## the baseline
==> flow/design.v (excerpt) <==
module exponent_multiplier (
    i_clk, i_rst_n,
    i_load, i_start, i_select,
    i_A, i_B,
    o_done, led_select, o_P,
	seg_i_A_ten, seg_i_A_unit, 
	seg_i_B_ten, seg_i_B_unit, 
	seg_o_P_thousand, seg_o_P_hundred, seg_o_P_ten, seg_o_P_unit
);
Size: about 7300 cells after synthesis, roughly 110 flip-flops, ~100 I/O pins, roughly 40000 sq um of cells after synthesis.
Settings: LEC_CHECK=0, ABC_AREA=1, CAP_MARGIN=20, CORE_MARGIN=2, CORE_UTILIZATION=72, CTS_CLUSTER_SIZE=99, PLACE_DENSITY=0.6, SLEW_MARGIN=20; clock period 64.5 ns.
run.sh (not shown) runs the stock make flow with config.mk's settings and CLKGATE_MAP_FILE=.
Per the final summary, the baseline finished and its layout is clean on timing, DRC and antenna.
The inputs of the candidate differ from those of the baseline as listed below.
Settings: setting TNS_END_PERCENT to 5 for the first time; changing CORE_UTILIZATION from 72 to 65; removing CTS_CLUSTER_SIZE (formerly 99); removing PLACE_DENSITY (formerly 0.6); removing ABC_AREA (formerly 1); changing the clock period (ns, I/O delays scaled along) from 64.5 to 40.9.
### Flow results
On clock-pin slew on the worst setup and hold paths, the candidate and the baseline are neck and neck.
Between the candidate and the baseline, it is the candidate whose cell count after placement is lower, by 7.4%.
Diff the baseline -> the candidate: proportion of cell area occupied by registers -1.4 points, chip width increased 11 um, worst hold slack decreased by 7.8 ps relative to the old numbers.
In the candidate the implementation ran to completion but is not tape-out ready, as the final checks report capacitance limit, slew limit, setup timing.
The baseline has completed all stages; timing, DRC and antenna checks passed.
Lower via density per instance was reported by the baseline, not the candidate.
Sort the candidate and the baseline by aggregate global-route resource usage, descending, and the candidate comes first.
In the candidate, wire length of the first global-routing pass is higher than in the baseline.
Against the baseline, average size of a mapped cell in the candidate rose by more than 10%.

========
exponent_multiplier again, from the RTL that the note above started with.
clock: 47.8 ns
lec_check: 0
abc_area: 1
cap_margin: 10
core_aspect_ratio: 1.45
core_margin: 2
core_utilization: 70
cts_cluster_diameter: 207
cts_cluster_size: 22
max_routing_layer: met4
min_routing_layer: met1
setup_slack_margin: 1.01
slew_margin: 20
tns_end_percent: 25
The first run never finished: it broke off in global routing on GRT-0116.
Change:
==> flow/config.mk (replaced) <==
export PLATFORM = sky130hd
export DESIGN_NAME = exponent_multiplier
export DESIGN_NICKNAME = exponent_multiplier
export VERILOG_FILES = /design/flow/design.v
export SDC_FILE = /design/flow/constraint.sdc
export NUM_CORES = 4
export LEC_CHECK = 0
export CAP_MARGIN = 20
export CORE_MARGIN = 2
export CORE_UTILIZATION = 58
export SLEW_MARGIN = 20
==> flow/constraint.sdc (replaced) <==
create_clock -name core_clock -period 29.1 [get_ports {i_clk}]
set_input_delay 5.8200 -clock core_clock [delete_from_list [all_inputs] [get_ports {i_clk}]]
set_output_delay 5.8200 -clock core_clock [all_outputs]
set_load 0.01 [all_outputs]
After rerunning: The new run ran to the end with violations: setup timing; die area went up by 19%; area after synthesis went down by 0.87%; synthesized cell count went down by 20%.
Change:
--- a/flow/config.mk
+++ b/flow/config.mk
@@ -7,2 +7,3 @@
 export LEC_CHECK = 0
+export ABC_AREA = 1
 export CAP_MARGIN = 20
@@ -10,2 +11,3 @@
 export CORE_UTILIZATION = 58
+export PLACE_DENSITY = 0.6
 export SLEW_MARGIN = 20
==> flow/constraint.sdc (replaced) <==
create_clock -name core_clock -period 37.1 [get_ports {i_clk}]
set_input_delay 7.4200 -clock core_clock [delete_from_list [all_inputs] [get_ports {i_clk}]]
set_output_delay 7.4200 -clock core_clock [all_outputs]
set_load 0.01 [all_outputs]
Result: The new run reached the layout checks and failed them: setup timing; cell area decreases by 4.5%; flip-flop count does not change; synthesized area is higher by 0.88%; critical path depth is higher by 210; routed wire length went down by 27%; synthesized cell count came out higher by 24%; via count came out lower by 10%; register-to-register slack improves by 9.2 ns; sequential share of layout area climbs by 0.21 points.
Change:
--- a/flow/config.mk
+++ b/flow/config.mk
@@ -7,6 +7,5 @@
 export LEC_CHECK = 0
-export ABC_AREA = 1
 export CAP_MARGIN = 20
 export CORE_MARGIN = 2
-export CORE_UTILIZATION = 58
+export CORE_UTILIZATION = 40
 export PLACE_DENSITY = 0.6
==> flow/constraint.sdc (replaced) <==
create_clock -name core_clock -period 48.9 [get_ports {i_clk}]
set_input_delay 9.7800 -clock core_clock [delete_from_list [all_inputs] [get_ports {i_clk}]]
set_output_delay 9.7800 -clock core_clock [all_outputs]
set_load 0.01 [all_outputs]
- Now the flow completed with no timing, DRC or antenna violations
- final area came out lower by 25%
- utilization came out lower by 41 points
- setup slack is better by 11 ns
- global-route usage came out lower by 11 points
- non-clock buffer count came out lower by 1581
- via count came out lower by 16%
- synthesized area came out lower by 0.87%
- routed wire length came out lower by 2.4%
Change:
--- a/flow/config.mk
+++ b/flow/config.mk
@@ -7,2 +7,3 @@
 export LEC_CHECK = 0
+export ABC_AREA = 1
 export CAP_MARGIN = 20
@@ -10,2 +11,4 @@
 export CORE_UTILIZATION = 40
+export CTS_CLUSTER_DIAMETER = 232
+export MIN_ROUTING_LAYER = met2
 export PLACE_DENSITY = 0.6
==> flow/constraint.sdc (replaced) <==
create_clock -name core_clock -period 50.0 [get_ports {i_clk}]
set_input_delay 10.0000 -clock core_clock [delete_from_list [all_inputs] [get_ports {i_clk}]]
set_output_delay 10.0000 -clock core_clock [all_outputs]
set_load 0.01 [all_outputs]
- This time the run produced a layout that fails on setup timing
- via count increases by 45%
- synthesized cell count came out higher by 24%
- routed wire length fell by 7.2%
- core utilization went up by 4.3 points
- clock skew fell by 0.0083 ns
- hold slack gets better by 0.011 ns
- worst setup slack degrades by 2.3 ns
- register-to-register slack is better by 2.1 ns
- sequential share of layout area drops by 0.61 points
- cell count goes up by 28%

========
Starting RTL as in the previous note.
## exponent_multiplier
module exponent_multiplier (
    i_clk, i_rst_n,
    i_load, i_start, i_select,
    i_A, i_B,
    o_done, led_select, o_P,
	seg_i_A_ten, seg_i_A_unit, 
	seg_i_B_ten, seg_i_B_unit, 
	seg_o_P_thousand, seg_o_P_hundred, seg_o_P_ten, seg_o_P_unit
);
    input wire i_clk, i_rst_n;
    input wire i_load, i_start, i_select;
    input [3:0] i_A, i_B;
    output reg o_done, led_select;
    output reg [29:0] o_P;
	output reg [6:0] seg_i_A_ten, seg_i_A_unit;
	output reg [6:0] seg_i_B_ten, seg_i_B_unit;
	output reg [6:0] seg_o_P_thousand, seg_o_P_hundred, seg_o_P_ten, seg_o_P_unit;
    parameter IDLE = 3'b000, LOAD = 3'b001, CALC = 3'b010, FINISH = 3'b011;
    reg [2:0] current_state;
    reg [3:0] reg_A, reg_B;
	reg [3:0] led_reg_A, led_reg_B;
    reg [19:0] reg_A_shift;
    reg [29:0] reg_P_exp;
    reg [7:0] reg_P_mul;
    reg [3:0] counter_exp;
    reg [2:0] index_bit_B;
    reg exp_done, mul_done;
    always @(posedge i_clk or negedge i_rst_n) begin
        if (!i_rst_n) begin
            reg_A <= 4'b0;
            reg_B <= 4'b0;
            reg_P_exp <= 30'b1;
            reg_P_mul <= 8'b0;
            reg_A_shift <= 20'b0;
			led_reg_A <= 4'b0;	
			led_reg_B <= 4'b0;	
            o_done <= 0;
			led_select <= 0;
            o_P <= 30'b0;
            counter_exp <= 4'b0;
            index_bit_B <= 3'b0;
            exp_done <= 0;
            mul_done <= 0;
            current_state <= IDLE;
        end
        else begin
            case (current_state)
                IDLE: begin
  ...
Settings: LEC_CHECK=0, CAP_MARGIN=10, CELL_PAD_IN_SITES_GLOBAL_PLACEMENT=2, CORE_ASPECT_RATIO=1.45, CORE_MARGIN=5, CORE_UTILIZATION=30, CTS_CLUSTER_DIAMETER=37, MIN_ROUTING_LAYER=met1, PLACE_DENSITY=0.84, SETUP_SLACK_MARGIN=5.0, SLEW_MARGIN=20, TNS_END_PERCENT=25; clock period 82.1 ns.
Rerun with:
- CAP_MARGIN: 10 -> 25
- CELL_PAD_IN_SITES_DETAIL_PLACEMENT: default -> 2
- CELL_PAD_IN_SITES_GLOBAL_PLACEMENT: 2 -> 1
- CORE_ASPECT_RATIO: 1.45 -> 1.12
- CORE_UTILIZATION: 30 -> 22
- CTS_CLUSTER_DIAMETER: 37 -> 224
- GPL_TIMING_DRIVEN: default -> 0
- MAX_ROUTING_LAYER: default -> met4
- PLACE_DENSITY: 0.84 -> default
- PLACE_DENSITY_LB_ADDON: default -> 0.01
- SLEW_MARGIN: 20 -> 10
Outcome:
- via count increases by about 2.3%
- global-route usage increases by 0.60 points
- fmax decreases by about 1.4%
- critical path depth increases by 5
- core utilization decreases by 7.5 points
- non-clock buffer count increases by 298
- die size increases by 35%
- cell count increases by 14%
- register-to-register slack degrades by 1200 ps
Rerun with:
- CAP_MARGIN: 25 -> 5
- CELL_PAD_IN_SITES_DETAIL_PLACEMENT: 2 -> default
- CELL_PAD_IN_SITES_GLOBAL_PLACEMENT: 1 -> default
- CORE_ASPECT_RATIO: 1.12 -> 1.45
- CORE_MARGIN: 5 -> 2
- CORE_UTILIZATION: 22 -> 72
- CTS_CLUSTER_DIAMETER: 224 -> default
- GPL_TIMING_DRIVEN: 0 -> default
- MAX_ROUTING_LAYER: met4 -> default
- PLACE_DENSITY: default -> 0.61
- PLACE_DENSITY_LB_ADDON: 0.01 -> default
- SLEW_MARGIN: 10 -> 20
- clock period: 82.1 -> 49.6 ns (I/O delays scaled with it)
Result: This time the run never finished: it broke off in 5_1_grt, error GRT-0232; area after synthesis stays the same; die area goes down by well over a third; synthesized cell count stays the same.
Rerun with:
- CAP_MARGIN: 5 -> 10
- CORE_UTILIZATION: 72 -> 58
- PLACE_DENSITY: 0.61 -> default
- clock period: 49.6 -> 47.8 ns (I/O delays scaled with it)
Outcome: Now the flow completed with no timing, DRC or antenna violations; area after synthesis is unchanged; synthesized cell count is unchanged; die size goes up by 24%.

========
Setup of job 918:
The RTL this note starts from:
==> flow/design.v <==
module exponent_multiplier (
    i_clk, i_rst_n,
    i_load, i_start, i_select,
    i_A, i_B,
    o_done, led_select, o_P,
	seg_i_A_ten, seg_i_A_unit, 
	seg_i_B_ten, seg_i_B_unit, 
	seg_o_P_thousand, seg_o_P_hundred, seg_o_P_ten, seg_o_P_unit
);
    input wire i_clk, i_rst_n;
    input wire i_load, i_start, i_select;
    input [3:0] i_A, i_B;
    output reg o_done, led_select;
    output reg [29:0] o_P;
	output reg [6:0] seg_i_A_ten, seg_i_A_unit;
	output reg [6:0] seg_i_B_ten, seg_i_B_unit;
	output reg [6:0] seg_o_P_thousand, seg_o_P_hundred, seg_o_P_ten, seg_o_P_unit;
    parameter IDLE = 3'b000, LOAD = 3'b001, CALC = 3'b010, FINISH = 3'b011;
    reg [2:0] current_state;
    reg [3:0] reg_A, reg_B;
	reg [3:0] led_reg_A, led_reg_B;
    reg [19:0] reg_A_shift;
    reg [29:0] reg_P_exp;
    reg [7:0] reg_P_mul;
    reg [3:0] counter_exp;
    reg [2:0] index_bit_B;
    reg exp_done, mul_done;
    always @(posedge i_clk or negedge i_rst_n) begin
        if (!i_rst_n) begin
            reg_A <= 4'b0;
            reg_B <= 4'b0;
            reg_P_exp <= 30'b1;
            reg_P_mul <= 8'b0;
            reg_A_shift <= 20'b0;
			led_reg_A <= 4'b0;	
			led_reg_B <= 4'b0;	
            o_done <= 0;
			led_select <= 0;
            o_P <= 30'b0;
            counter_exp <= 4'b0;
            index_bit_B <= 3'b0;
            exp_done <= 0;
            mul_done <= 0;
            current_state <= IDLE;
        end
        else begin
            case (current_state)
                IDLE: begin
                    reg_A <= 4'b0;
                    reg_B <= 4'b0;
                    reg_P_exp <= 30'b1;
                    reg_P_mul <= 8'b0;
                    reg_A_shift <= 20'b0;
                    o_done <= 0;
					led_select <= 0;
                    o_P <= 30'b0;
                    counter_exp <= 4'b0;
                    index_bit_B <= 3'b0;
                    exp_done <= 0;
                    mul_done <= 0;
                    if (!i_load) begin 
                        reg_A <= i_A;
						led_reg_A <= i_A;
                        reg_B <= i_B;
						led_reg_B <= i_B;
                        reg_A_shift <= {16'b0, i_A};
                        current_state <= LOAD;
                    end                    
                end    
                LOAD: begin                    
                    current_state <= (!i_start) ? CALC : LOAD;
                end
                CALC: begin
                    if (i_start) begin
                        if (!exp_done) begin
                            if (counter_exp < reg_B) begin
                                reg_P_exp <= reg_P_exp * reg_A;
                                counter_exp <= counter_exp + 1;
                            end
                            else begin
                                exp_done <= 1;
                            end
                        end
                        if (!mul_done) begin
                            if (index_bit_B < 4) begin
                                if (reg_B[index_bit_B]) begin
                                    reg_P_mul <= reg_P_mul + reg_A_shift[7:0];
                                end
                                reg_A_shift <= reg_A_shift << 1;
                                index_bit_B <= index_bit_B + 1;
                            end
                            else begin
                                mul_done <= 1;
                            end
                        end
                        if (exp_done && mul_done) begin
                            current_state <= FINISH;
                        end
                    end
                end
                FINISH: begin
                    o_done <= 1;
                    led_select <= !i_select;
                    if (!i_select) begin
                        o_P <= reg_P_exp;
                    end
                    else if (i_select) begin
                        o_P <= {22'b0, reg_P_mul};
                    end
                    if (!i_start) begin
                        current_state <= IDLE;
                    end
                end
            endcase
        end
    end
	always @(*) begin                 
		case (led_reg_A % 10)
			4'd0: seg_i_A_unit = 7'b1000000;
			4'd1: seg_i_A_unit = 7'b1111001;
			4'd2: seg_i_A_unit = 7'b0100100;
			4'd3: seg_i_A_unit = 7'b0110000;
			4'd4: seg_i_A_unit = 7'b0011001;
			4'd5: seg_i_A_unit = 7'b0010010;
			4'd6: seg_i_A_unit = 7'b0000010;
			4'd7: seg_i_A_unit = 7'b1111000;
			4'd8: seg_i_A_unit = 7'b0000000;
			4'd9: seg_i_A_unit = 7'b0010000;
			default: seg_i_A_unit = 7'b1000000;
		endcase
		case (led_reg_A / 10)
			4'd0: seg_i_A_ten = 7'b1000000;
			4'd1: seg_i_A_ten = 7'b1111001;
			4'd2: seg_i_A_ten = 7'b0100100;
			4'd3: seg_i_A_ten = 7'b0110000;
			4'd4: seg_i_A_ten = 7'b0011001;
			4'd5: seg_i_A_ten = 7'b0010010;
			4'd6: seg_i_A_ten = 7'b0000010;
			4'd7: seg_i_A_ten = 7'b1111000;
			4'd8: seg_i_A_ten = 7'b0000000;
			4'd9: seg_i_A_ten = 7'b0010000;
			default: seg_i_A_ten = 7'b1000000;
		endcase
		case (led_reg_B % 10)
			4'd0: seg_i_B_unit = 7'b1000000;
			4'd1: seg_i_B_unit = 7'b1111001;
			4'd2: seg_i_B_unit = 7'b0100100;
			4'd3: seg_i_B_unit = 7'b0110000;
			4'd4: seg_i_B_unit = 7'b0011001;
			4'd5: seg_i_B_unit = 7'b0010010;
			4'd6: seg_i_B_unit = 7'b0000010;
			4'd7: seg_i_B_unit = 7'b1111000;
			4'd8: seg_i_B_unit = 7'b0000000;
			4'd9: seg_i_B_unit = 7'b0010000;
			default: seg_i_B_unit = 7'b1000000;
		endcase
		case (led_reg_B / 10)
			4'd0: seg_i_B_ten = 7'b1000000;
			4'd1: seg_i_B_ten = 7'b1111001;
			4'd2: seg_i_B_ten = 7'b0100100;
			4'd3: seg_i_B_ten = 7'b0110000;
			4'd4: seg_i_B_ten = 7'b0011001;
			4'd5: seg_i_B_ten = 7'b0010010;
			4'd6: seg_i_B_ten = 7'b0000010;
			4'd7: seg_i_B_ten = 7'b1111000;
			4'd8: seg_i_B_ten = 7'b0000000;
			4'd9: seg_i_B_ten = 7'b0010000;
			default: seg_i_B_ten = 7'b1000000;
		endcase
		case (o_P % 10)
			4'd0: seg_o_P_unit = 7'b1000000;
			4'd1: seg_o_P_unit = 7'b1111001;
			4'd2: seg_o_P_unit = 7'b0100100;
			4'd3: seg_o_P_unit = 7'b0110000;
			4'd4: seg_o_P_unit = 7'b0011001;
			4'd5: seg_o_P_unit = 7'b0010010;
			4'd6: seg_o_P_unit = 7'b0000010;
			4'd7: seg_o_P_unit = 7'b1111000;
			4'd8: seg_o_P_unit = 7'b0000000;
			4'd9: seg_o_P_unit = 7'b0010000;
			default: seg_o_P_unit = 7'b1000000;
		endcase
		case ((o_P / 10) % 10)
			4'd0: seg_o_P_ten = 7'b1000000;
			4'd1: seg_o_P_ten = 7'b1111001;
			4'd2: seg_o_P_ten = 7'b0100100;
			4'd3: seg_o_P_ten = 7'b0110000;
			4'd4: seg_o_P_ten = 7'b0011001;
			4'd5: seg_o_P_ten = 7'b0010010;
			4'd6: seg_o_P_ten = 7'b0000010;
			4'd7: seg_o_P_ten = 7'b1111000;
			4'd8: seg_o_P_ten = 7'b0000000;
			4'd9: seg_o_P_ten = 7'b0010000;
			default: seg_o_P_ten = 7'b1000000;
		endcase
		case ((o_P / 100) % 10)
			4'd0: seg_o_P_hundred = 7'b1000000;
			4'd1: seg_o_P_hundred = 7'b1111001;
			4'd2: seg_o_P_hundred = 7'b0100100;
			4'd3: seg_o_P_hundred = 7'b0110000;
			4'd4: seg_o_P_hundred = 7'b0011001;
			4'd5: seg_o_P_hundred = 7'b0010010;
			4'd6: seg_o_P_hundred = 7'b0000010;
			4'd7: seg_o_P_hundred = 7'b1111000;
			4'd8: seg_o_P_hundred = 7'b0000000;
			4'd9: seg_o_P_hundred = 7'b0010000;
			default: seg_o_P_hundred = 7'b1000000;
		endcase
		case ((o_P / 1000) % 10)
			4'd0: seg_o_P_thousand = 7'b1000000;
			4'd1: seg_o_P_thousand = 7'b1111001;
			4'd2: seg_o_P_thousand = 7'b0100100;
			4'd3: seg_o_P_thousand = 7'b0110000;
			4'd4: seg_o_P_thousand = 7'b0011001;
			4'd5: seg_o_P_thousand = 7'b0010010;
			4'd6: seg_o_P_thousand = 7'b0000010;
			4'd7: seg_o_P_thousand = 7'b1111000;
			4'd8: seg_o_P_thousand = 7'b0000000;
			4'd9: seg_o_P_thousand = 7'b0010000;
			default: seg_o_P_thousand = 7'b1000000;		
		endcase
    end
endmodule
Settings: LEC_CHECK=0, ABC_AREA=1, CAP_MARGIN=20, CORE_MARGIN=2, CORE_UTILIZATION=72, CTS_CLUSTER_DIAMETER=282, CTS_CLUSTER_SIZE=10, PLACE_DENSITY=0.37, SETUP_SLACK_MARGIN=3.66, SLEW_MARGIN=20; clock period 12.3 ns.
What ended job 918 was a tool error in detailed placement (3_5_place_dp); the run never finished.
Relative to job 918, the following input files were edited for job 4539:
Settings: CTS_CLUSTER_SIZE no longer set, was 10; SETUP_SLACK_MARGIN no longer set, was 3.66; CTS_CLUSTER_DIAMETER no longer set, was 282; ABC_AREA no longer set, was 1; PLACE_DENSITY now 0.6, was 0.37; CORE_UTILIZATION now 15, was 72; the clock period (ns, I/O delays scaled along) now 60.3, was 12.3.
[summary]
- Going from job 918 to job 4539, adder and majority gate portion of the synthesized area rose 1.1 points, multiplexer fraction of the synthesized cell area increased 3.3 points, effective utilization at floorplan shrank by 58 points.
- Average instance area after synthesis (job 4539 over job 918): increase, 1.3 um2
- Job 4539 completed end to end with timing, DRC and antenna clean.
- Compared with job 918, in job 4539 die outline height up 280 um; area share of and/or/nand/nor cells after synthesis decreased 27 points; number of standard cells after synthesis lost 20%.
- Looking only at die area, and setting everything else aside, the higher value of job 918 and job 4539 goes to job 4539.
- Looking only at routability-driven placement congestion ratio, and setting everything else aside, the lower value of job 918 and job 4539 goes to job 4539.
- Yosys stat cell total on job 4539 is down relative to job 918.
- In job 4539, the total cell area reported by yosys after synthesis came out about 0.9% below the value in job 918.
Relative to job 4539, the following input files were edited for job 7752:
Settings: ABC_AREA now 1, previously not set; CORE_UTILIZATION now 68, was 15; CAP_MARGIN now 0, was 20; CTS_CLUSTER_DIAMETER now 232, previously not set; the clock period (ns, I/O delays scaled along) now 32.9, was 60.3.
Results
Stage in which a tool error killed job 7752: global routing (5_1_grt).
Job 7752 vs. job 4539: total number of placement rows fell 53%; post-CTS resize count increased by 172 relative to the old numbers; total placed instance area grew by 24%.
Against job 4539, job 7752 comes in 1,437 higher on synthesized instance count.
Comparing job 4539 and job 7752, the lower simple-gate share of the synthesized area is on job 4539.
Die width was lower in the run labelled job 7752.
Job 7752: synthesized area higher than job 4539
For the chip area line of the yosys report, job 7752 came in 350 um2 higher than job 4539 did.
Summary of job 7752 over job 4539: count of distinct cell types in the synthesized netlist has decreased; die area decreased 77%.
> inputs changed (job 7752 -> job 4535)
Settings: CAP_MARGIN changed from 0 to 20; CELL_PAD_IN_SITES_GLOBAL_PLACEMENT newly set to 3; CORE_ASPECT_RATIO newly set to 0.63; MIN_ROUTING_LAYER newly set to met1; CORE_UTILIZATION changed from 68 to 40; the clock period (ns, I/O delays scaled along) changed from 32.9 to 50.0.
--- outcome ---
Average size of a mapped cell came out exactly the same in job 4535 and job 7752.
Changes observed in job 4535 relative to job 7752: share of the yosys chip area belonging to registers neither gained nor lost much, count of standard-cell rows increased 3.
The flow ended early for job 4535: it failed with a tool error in global placement without I/O (3_1_place_gp_skip_io).
Job 4535 falls short of job 7752 in area of the core.
Job 4535 against job 7752: synthesized instance count now sits at about the same level, floorplan-stage core utilization now sits lower, aoi/oai-family share of the synthesized area now sits at about the same level, die boundary height now sits higher.
Looking at job 4535 and job 7752, the yosys-reported design area after synthesis is a wash.
For the area of the die, job 4535 came in 42,000 um2 higher than job 7752 did.
Count of different cell masters after synthesis: job 7752 vs job 4535 identical
